## rev 12
// cpu
module cpu(clk,reset,s,load,in,out,N,V,Z,w);
  input clk, reset, s, load;
  input [15:0] in;
  output [15:0] out;
  output N, V, Z, w;
  wire [15:0] inst_reg_out;
  Load_enabled_register #(16) instruction_register(clk, load, in, inst_reg_out);
  wire [2:0] nsel, opcode, readnum, writenum;
  wire [1:0] op, ALUop, shift;
  wire [15:0] sximm5, sximm8;
  Inst_dec instruction_decoder(inst_reg_out, nsel, opcode, op, ALUop, sximm5, sximm8, shift, readnum, writenum);
  wire [1:0] vsel;
  wire loada, loadb, asel, bsel, loadc, loads, write; 
  Controller datapath_controller(clk, s, reset, opcode, op, w, loada, loadb, loadc, loads, asel, bsel, vsel, nsel, write);
  datapath DP(.clk(clk),  
                .readnum(readnum), .vsel(vsel), .loada(loada), .loadb(loadb),   
                .shift(shift), .asel(asel), .bsel(bsel), .ALUop(ALUop), .loadc(loadc), .loads(loads), .sximm5(sximm5),  
                .writenum(writenum), .write(write), .sximm8(sximm8), .mdata(16'b0), .PC(8'b0),  
                .status({V, N, Z}), .datapath_out(out)  
              );
endmodule
make LEC_CHECK=0 CAP_MARGIN=40 CELL_PAD_IN_SITES_DETAIL_PLACEMENT=1 CELL_PAD_IN_SITES_GLOBAL_PLACEMENT=2 CORE_MARGIN=8 CORE_UTILIZATION=31 CTS_CLUSTER_DIAMETER=188 HOLD_SLACK_MARGIN=0.24 MIN_ROUTING_LAYER=met2 SLEW_MARGIN=20 finish   # period 10.0 ns
run.sh (not shown) runs the stock make flow with config.mk's settings and CLKGATE_MAP_FILE=.
Rev 12: done, clean on timing, DRC and antenna
### rev 12 -> rev 13
- changing CORE_MARGIN from 8 to 2
- removing CELL_PAD_IN_SITES_GLOBAL_PLACEMENT (formerly 2)
- removing HOLD_SLACK_MARGIN (formerly 0.24)
- changing CAP_MARGIN from 40 to 20
- removing MIN_ROUTING_LAYER (formerly met2)
- removing CELL_PAD_IN_SITES_DETAIL_PLACEMENT (formerly 1)
- changing CORE_UTILIZATION from 31 to 26
- removing CTS_CLUSTER_DIAMETER (formerly 188)
- changing the clock period (ns, I/O delays scaled along) from 10.0 to 5.73
==> results <==
Relative to rev 12, rev 13 improves final routed wirelength across all metal layers.
Rev 13 and rev 12 ended up with roughly the same average cell area after synthesis.
Rev 12 → rev 13: tally of buffers added on design ports did not really move; global-route usage -9.4 points; die area picked up an extra 1800 um2.

---

Starting RTL as in the previous note.
==> flow/config.mk <==
export PLATFORM = sky130hd
export DESIGN_NAME = cpu
export DESIGN_NICKNAME = cpu
export VERILOG_FILES = /design/flow/design.v
export SDC_FILE = /design/flow/constraint.sdc
export NUM_CORES = 4
export LEC_CHECK = 0
export ABC_AREA = 0
export CAP_MARGIN = 20
export CORE_MARGIN = 2
export CORE_UTILIZATION = 68
export CTS_CLUSTER_SIZE = 66
export GPL_TIMING_DRIVEN = 1
export MIN_ROUTING_LAYER = met1
export PLACE_DENSITY_LB_ADDON = 0.07
export SETUP_SLACK_MARGIN = 0.72
export SLEW_MARGIN = 20
==> flow/constraint.sdc <==
create_clock -name core_clock -period 5.42 [get_ports {clk}]
set_input_delay 1.0840 -clock core_clock [delete_from_list [all_inputs] [get_ports {clk}]]
set_output_delay 1.0840 -clock core_clock [all_outputs]
set_load 0.01 [all_outputs]
Change:
ABC_AREA = not set   (was 0)
CORE_UTILIZATION = 40   (was 68)
CTS_CLUSTER_SIZE = not set   (was 66)
GPL_TIMING_DRIVEN = not set   (was 1)
MIN_ROUTING_LAYER = not set   (was met1)
PLACE_DENSITY_LB_ADDON = not set   (was 0.07)
SETUP_SLACK_MARGIN = not set   (was 0.72)
clock period = 5.73 ns   (was 5.42 ns; I/O delays follow)
The changed run finished with timing, DRC and antenna clean.
Via count falls by 5.9%.
Synthesized area stays the same.
Total power is lower by 7.7%.
Core utilization decreases by 31 points.
Wire length decreases by 3.4%.
Sequential share of layout area goes down by 0.64 points.
Cell area is higher by 1.2%.
Count of clock-buffer cells in the layout stays the same.
Critical path depth is unchanged.
Worst setup slack improved by 0.14 ns.
Change:
CELL_PAD_IN_SITES_GLOBAL_PLACEMENT = 3   (was not set)
CORE_UTILIZATION = 33   (was 40)
clock period = 10.0 ns   (was 5.73 ns; I/O delays follow)
Outcome: Non-clock buffer count falls by 10. Power fell by 41%. Wire length came out higher by 16%. Cell count grows by 4.8%. Clock-buffer cell count stays the same. Setup slack gets better by 3.3 ns. Hold slack gets worse by 0.025 ns. Die area came out higher by 21%. Global-route usage fell by 0.39 points.
Change:
ABC_AREA = 1   (was not set)
CELL_PAD_IN_SITES_GLOBAL_PLACEMENT = not set   (was 3)
CORE_UTILIZATION = 68   (was 33)
CTS_CLUSTER_SIZE = 99   (was not set)
SETUP_SLACK_MARGIN = 0.94   (was not set)
clock period = 3.24 ns   (was 10.0 ns; I/O delays follow)
This time the run died in 5_1_grt.
Synthesized cell count came out higher by 31%.
Area after synthesis climbs by 0.98%.
Die area shrinks by 50%.

---

## run A
The RTL this note starts from:
==> flow/design.v <==
module shifter(in, shift, out);
  input [15:0] in;
  input [1:0] shift;
  output reg [15:0] out;
  always @(*) begin
    case(shift)
      2'b00: out = in;   
      2'b01: out = in << 1;   
      2'b10: out = in >> 1;   
      2'b11: out = {in[15], in[15:1]};   
      default: out = {16{1'bx}};    
    endcase
  end
endmodule
module ALU(ain, bin, alu_op, out, status);
  input [15:0] ain, bin;
  input [1:0] alu_op;
  output [15:0] out;
  output [2:0] status;
  ALU_result result(ain, bin, alu_op, out);  
  ALU_status result_status(ain, bin, out, status);  
endmodule
module ALU_result(ain, bin, alu_op, out);
  input [15:0] ain, bin;
  input [1:0] alu_op;
  output reg [15:0] out;
  always @(*) begin
    case(alu_op)
      2'b00: out = ain + bin;   
      2'b01: out = ain - bin;   
      2'b10: out = ain & bin;   
      2'b11: out = ~bin;        
      default: out = {16{1'bx}};   
    endcase
  end
endmodule
module ALU_status(ain, bin, alu_result, status);
  input [15:0] ain, bin, alu_result;
  output [2:0] status;
  assign status = {ain[15] & bin[15] & ~alu_result[15],   
                   alu_result[15],         
                   alu_result == 16'b0};   
endmodule
module Load_enabled_register(clk, load, in, out);
  parameter width = 16;  
  input clk, load;
  input [width-1:0] in;
  output [width-1:0] out; 
  reg [width-1:0] out;  
  wire[width-1:0] next_out = load ? in : out;
  always @(posedge clk) begin
    out <= next_out;   
  end
endmodule
module Decoder(in, out);
  parameter in_width = 3;
  parameter out_width = 8;
  input [in_width-1:0] in;
  output [out_width-1:0] out;
  wire [out_width-1:0] out = 1 << in; 
endmodule
module MUX_2in_binary(in1, in0, select, out);
  parameter width = 16;   
  input [width-1:0] in1, in0;
  input select;
  output reg [width-1:0] out;
  always @(*) begin
    case(select)
      1'b0: out = in0;
      1'b1: out = in1;
      default: out = {width{1'bx}};   
    endcase
  end
endmodule
module MUX_4in_binary(in3, in2, in1, in0, select, out);
  parameter width = 16;   
  input [width-1:0] in3, in2, in1, in0;
  input [1:0] select;
  output reg [width-1:0] out;
  always @(*) begin
    case(select)
      2'b00: out = in0;
      2'b01: out = in1;
      2'b10: out = in2;
      2'b11: out = in3;
      default: out = {width{1'bx}};   
    endcase
  end
endmodule
module MUX_8in(in7, in6, in5, in4, in3, in2, in1, in0, select, out);
  parameter width = 16;  
  input [width-1:0] in7, in6, in5, in4, in3, in2, in1, in0;
  input [7:0] select;
  output reg [width-1:0] out;
  always @(*) begin
    case(select)
      8'b00000001: out = in0;
      8'b00000010: out = in1;
      8'b00000100: out = in2;
      8'b00001000: out = in3;
      8'b00010000: out = in4;
      8'b00100000: out = in5;
      8'b01000000: out = in6;
      8'b10000000: out = in7;
      default: out = {width{1'bx}};  
    endcase
  end
endmodule
module Register_file(clk, data_in, write, writenum, readnum, data_out);
  input clk, write;   
  input [2:0] writenum, readnum;   
  input [15:0] data_in;  
  output [15:0] data_out;  
  wire [7:0] decoded_writenum;
  Decoder #(3, 8) decoder_write(writenum, decoded_writenum);
  wire [15:0] R0, R1, R2, R3, R4, R5, R6, R7; 
  Load_enabled_register #(16) R0_reg(clk, write & decoded_writenum[0], data_in, R0);
  Load_enabled_register #(16) R1_reg(clk, write & decoded_writenum[1], data_in, R1);
  Load_enabled_register #(16) R2_reg(clk, write & decoded_writenum[2], data_in, R2);
  Load_enabled_register #(16) R3_reg(clk, write & decoded_writenum[3], data_in, R3);
  Load_enabled_register #(16) R4_reg(clk, write & decoded_writenum[4], data_in, R4);
  Load_enabled_register #(16) R5_reg(clk, write & decoded_writenum[5], data_in, R5);
  Load_enabled_register #(16) R6_reg(clk, write & decoded_writenum[6], data_in, R6);
  Load_enabled_register #(16) R7_reg(clk, write & decoded_writenum[7], data_in, R7);
  wire [7:0] decoded_readnum;
  Decoder #(3, 8) decoder_read(readnum, decoded_readnum);
  MUX_8in #(16) output_multiplexer(R7, R6, R5, R4, R3, R2, R1, R0, decoded_readnum, data_out);
endmodule
module datapath(clk,  
                readnum, vsel, loada, loadb,   
                shift, asel, bsel, ALUop, loadc, loads, sximm5,  
                writenum, write, sximm8, mdata, PC,  
                status, datapath_out  
              );
   input clk, write, asel, bsel, loada, loadb, loadc, loads;
   input [2:0] readnum, writenum;
   input [1:0] ALUop, shift, vsel;
   input [15:0] mdata, sximm8, sximm5;
   input [7:0] PC;
   output [2:0] status;
   output [15:0] datapath_out;  
   wire [15:0] reg_data_in;   
   wire [15:0] reg_data_out;
   Register_file REGFILE(clk, reg_data_in, write, writenum, readnum, reg_data_out);
   wire [15:0] pipeline_reg_A_out, pipeline_reg_B_out;
   Load_enabled_register #(16) pipeline_reg_A(clk, loada, reg_data_out, pipeline_reg_A_out);
   Load_enabled_register #(16) pipeline_reg_B(clk, loadb, reg_data_out, pipeline_reg_B_out);
   wire [15:0] pipeline_reg_B_out_shifted;
   shifter shift_reg_B(pipeline_reg_B_out, shift, pipeline_reg_B_out_shifted);
   wire [15:0] source_operand_A_out, source_operand_B_out;
   MUX_2in_binary source_operand_A(16'b0, pipeline_reg_A_out, asel, source_operand_A_out);
   MUX_2in_binary source_operand_B(sximm5, pipeline_reg_B_out_shifted, bsel, source_operand_B_out);
   wire [15:0] alu_out;
   wire[2:0] alu_status;
   ALU alu_block(source_operand_A_out, source_operand_B_out, ALUop, alu_out, alu_status);
   Load_enabled_register #(3) status_register(clk, loads, alu_status, status);
   Load_enabled_register #(16) pipeline_reg_C(clk, loadc, alu_out, datapath_out);
   MUX_4in_binary writeback_mux(mdata, sximm8, {8'b0, PC}, datapath_out, vsel, reg_data_in);
endmodule
module vDFF(clk,D,Q);
  parameter n=1;
  input clk;
  input [n-1:0] D;
  output [n-1:0] Q;
  reg [n-1:0] Q;
  always @(posedge clk)
    Q <= D;
endmodule
module cpu(clk,reset,s,load,in,out,N,V,Z,w);
  input clk, reset, s, load;
  input [15:0] in;
  output [15:0] out;
  output N, V, Z, w;
  wire [15:0] inst_reg_out;
  Load_enabled_register #(16) instruction_register(clk, load, in, inst_reg_out);
  wire [2:0] nsel, opcode, readnum, writenum;
  wire [1:0] op, ALUop, shift;
  wire [15:0] sximm5, sximm8;
  Inst_dec instruction_decoder(inst_reg_out, nsel, opcode, op, ALUop, sximm5, sximm8, shift, readnum, writenum);
  wire [1:0] vsel;
  wire loada, loadb, asel, bsel, loadc, loads, write; 
  Controller datapath_controller(clk, s, reset, opcode, op, w, loada, loadb, loadc, loads, asel, bsel, vsel, nsel, write);
  datapath DP(.clk(clk),  
                .readnum(readnum), .vsel(vsel), .loada(loada), .loadb(loadb),   
                .shift(shift), .asel(asel), .bsel(bsel), .ALUop(ALUop), .loadc(loadc), .loads(loads), .sximm5(sximm5),  
                .writenum(writenum), .write(write), .sximm8(sximm8), .mdata(16'b0), .PC(8'b0),  
                .status({V, N, Z}), .datapath_out(out)  
              );
endmodule
module Inst_dec(inst_reg, nsel, opcode, op, ALUop, sximm5, sximm8, shift, readnum, writenum);
  input [15:0] inst_reg;
  input [2:0] nsel;
  output [2:0] opcode, readnum, writenum;
  output [1:0] op, ALUop, shift;
  output [15:0] sximm5, sximm8;
  assign opcode = inst_reg[15:13];
  assign op = inst_reg[12:11];
  assign ALUop = op;  
  assign sximm5 = { {11{inst_reg[4]}}, inst_reg[4:0] };   
  assign sximm8 = { {8{inst_reg[7]}}, inst_reg[7:0] };    
  assign shift = inst_reg[4:3];
  assign readnum = (nsel == 3'b001) ? inst_reg[10:8]   
                 : (nsel == 3'b010) ? inst_reg[7:5]    
                 : (nsel == 3'b100) ? inst_reg[2:0]    
                 : 3'bxxx;
  assign writenum = readnum;
endmodule
module Controller(clk, s, reset, opcode, op, w, loada, loadb, loadc, loads, asel, bsel, vsel, nsel, write);
  input clk, s, reset;
  input [2:0] opcode;
  input [1:0] op;
  output w, loada, loadb, loadc, loads, asel, bsel, write;
  output [2:0] nsel;
  output [1:0] vsel;
  wire [2:0] present_state, next_state;
  wire [2:0] next_state_reset = reset ? 3'b000 : next_state;
  reg [15:0] next;
  vDFF #(3) clk_state(clk, next_state_reset, present_state);
  always @(*) begin
    casex({s, opcode, op, present_state})
      {6'b0xxxxx, 3'b000}: next = {3'b000, 13'b1000000000000};   
      {6'b1xxxxx, 3'b000}: next = {3'b001, 13'b1000000000000};  
      {6'bx11010, 3'b001}: next = {3'b101, 13'b0};  
      {6'bx10101, 3'b001}, {6'bx101x0, 3'b001}: next = {3'b010, 13'b0};  
      {6'bx11000, 3'b001}, {6'bx10111, 3'b001}: next = {3'b011, 13'b0};  
      {6'bxxxxxx, 3'b010}: next = {3'b011, 13'b0100000000010};  
      {6'bxxxxxx, 3'b011}: next = {3'b100, 13'b0010000001000};  
      {6'bx11000, 3'b100}: next = {3'b101, 13'b0001010000000};  
      {6'bx10111, 3'b100}, {6'bx101x0, 3'b100}: next = {3'b101, 13'b0001000000000};  
      {6'bx10101, 3'b100}: next = {3'b000, 13'b0000100000000};  
      {6'bx11010, 3'b101}: next = {3'b000, 13'b0000000100011};  
      {6'bxxxxxx, 3'b101}: next = {3'b000, 13'b0000000000101};  
      default: next = {16{1'bx}};
   endcase
  end
  assign {next_state, w, loada, loadb, loadc, loads, asel, bsel, vsel, nsel, write} = next;
endmodule
clock: 10.0 ns
lec_check: 0
cap_margin: 20
core_margin: 8
core_utilization: 40
cts_cluster_diameter: 181
hold_slack_margin: 0.24
slew_margin: 20
The final layout from run A, which completed every stage, passed the timing, design-rule and antenna checks at the end of the flow.
The following lists how run B was set up differently from run A:
--- a/flow/config.mk
+++ b/flow/config.mk
@@ -7,7 +7,7 @@
 export LEC_CHECK = 0
+export ABC_AREA = 1
 export CAP_MARGIN = 20
-export CORE_MARGIN = 8
-export CORE_UTILIZATION = 40
-export CTS_CLUSTER_DIAMETER = 181
-export HOLD_SLACK_MARGIN = 0.24
+export CORE_MARGIN = 2
+export CORE_UTILIZATION = 68
+export CTS_CLUSTER_SIZE = 15
 export SLEW_MARGIN = 20
==> flow/constraint.sdc <==
create_clock -name core_clock -period 3.24 [get_ports {clk}]
set_input_delay 0.6480 -clock core_clock [delete_from_list [all_inputs] [get_ports {clk}]]
set_output_delay 0.6480 -clock core_clock [all_outputs]
set_load 0.01 [all_outputs]
Notes after the runs:
- Of run A and run B, only run B fails to finish with a clean layout.
- Run B finished every stage; the final checks, however, were not passed, the failures being negative setup slack.
- Run B reports a higher fraction of the mapped netlist area in simple logic gates than run A does.
- Taking run A as the reference, in run B H-tree depth level, areal power density over the cells increased about 200%, utilization now larger, total power went up about 240%.
- Going from run A to run B, relative contribution of sequential cells to total power now smaller; yosys synthesis chip area now larger.
> inputs changed (run B -> run C)
--- a/flow/config.mk
+++ b/flow/config.mk
@@ -11,3 +11,5 @@
 export CORE_UTILIZATION = 68
-export CTS_CLUSTER_SIZE = 15
+export CTS_CLUSTER_SIZE = 100
+export PLACE_DENSITY = 0.35
+export SETUP_SLACK_MARGIN = 0.92
 export SLEW_MARGIN = 20
## What came out
- FAIL run C @ global routing (5_1_grt): tool exited with error
- Compared with run B, run C shows last weighted congestion value of the routability-driven placer that has gone down slightly.
- Diff run B -> run C: standard cell core area was more or less identical; count of instantiated cells in the yosys netlist was more or less identical; number of rows in the core area was more or less identical; number of placed instances, taps included was more or less identical.
- Comparing run C against run B, there is no change at all in cell count after synthesis.
- Looking at pre-CTS setup slack, run C sits 0.20 ns below run B.
- As far as post-cts hold buffer count goes, run B and run C are indistinguishable; the numbers are identical.
- As far as number of buffers added on ports goes, run B and run C are indistinguishable; the numbers are identical.
- Post-detailed-placement half-perimeter wirelength shrinks by a few percent when moving from run B to run C.
- Sort run B and run C by number of buffers inserted by post-CTS setup repair desc -> top: run C
What run D does differently from run C at the input level:
--- a/flow/config.mk
+++ b/flow/config.mk
@@ -7,3 +7,2 @@
 export LEC_CHECK = 0
-export ABC_AREA = 1
 export CAP_MARGIN = 20
@@ -11,5 +10,2 @@
 export CORE_UTILIZATION = 68
-export CTS_CLUSTER_SIZE = 100
-export PLACE_DENSITY = 0.35
-export SETUP_SLACK_MARGIN = 0.92
 export SLEW_MARGIN = 20
==> flow/constraint.sdc <==
create_clock -name core_clock -period 4.79 [get_ports {clk}]
set_input_delay 0.9580 -clock core_clock [delete_from_list [all_inputs] [get_ports {clk}]]
set_output_delay 0.9580 -clock core_clock [all_outputs]
set_load 0.01 [all_outputs]
### Flow results
Run D did not stop at any stage, and its layout met the timing, design-rule and antenna checks. Synthesized area per cell: run D vs run C up about 30%. Run C -> run D: total standard cell area after synthesis decreased slightly. | chip area line of the yosys report | run D vs run C | 98 sq um lower |. In the tables for run D and run C, minimum setup slack after placement reads lower with run C. Share of the core filled by cells before placement: run C vs run D — no meaningful difference. Core area improves in run D relative to run C.
Setup changes, run D to run E
--- a/flow/config.mk
+++ b/flow/config.mk
@@ -7,5 +7,8 @@
 export LEC_CHECK = 0
+export ABC_AREA = 1
 export CAP_MARGIN = 20
 export CORE_MARGIN = 2
-export CORE_UTILIZATION = 68
+export CORE_UTILIZATION = 72
+export CTS_CLUSTER_DIAMETER = 400
+export CTS_CLUSTER_SIZE = 98
 export SLEW_MARGIN = 20
==> flow/constraint.sdc <==
create_clock -name core_clock -period 3.34 [get_ports {clk}]
set_input_delay 0.6680 -clock core_clock [delete_from_list [all_inputs] [get_ports {clk}]]
set_output_delay 0.6680 -clock core_clock [all_outputs]
set_load 0.01 [all_outputs]
==> comparison <==
Run D completed; timing, DRC and antenna clean
Run E completed end to end; final checks failed (negative setup slack).
Run E vs. run D: cell count grew by 31%; overall die height shrank by 2.8 microns.
Min power density over the cells across run D and run E: run D
Edits applied to the flow inputs when going from run E to run F:
--- a/flow/config.mk
+++ b/flow/config.mk
@@ -11,4 +11,5 @@
 export CORE_UTILIZATION = 72
-export CTS_CLUSTER_DIAMETER = 400
-export CTS_CLUSTER_SIZE = 98
+export CTS_CLUSTER_DIAMETER = 397
+export CTS_CLUSTER_SIZE = 15
+export PLACE_DENSITY = 0.35
 export SLEW_MARGIN = 20
==> flow/constraint.sdc <==
create_clock -name core_clock -period 3.24 [get_ports {clk}]
set_input_delay 0.6480 -clock core_clock [delete_from_list [all_inputs] [get_ports {clk}]]
set_output_delay 0.6480 -clock core_clock [all_outputs]
set_load 0.01 [all_outputs]
Findings:
Compared to run E, the routing of run F uses more wire. On count of endpoints failing hold in the final timing report, run E tracks run F almost exactly. Looking at total placed cells including tap cells across run F and run E, the one that comes out lower is run E. The lower cell area after placement of run F and run E is in run E. Every stage of run F finished as expected; the final checks, on the other hand, flagged negative setup slack, which means the layout fails. Min clock period minus final worst setup slack across run F and run E: run E. Sort run F and run E by post-route cell area, descending, and run F comes first.
Power and IR drop assume default switching activity.
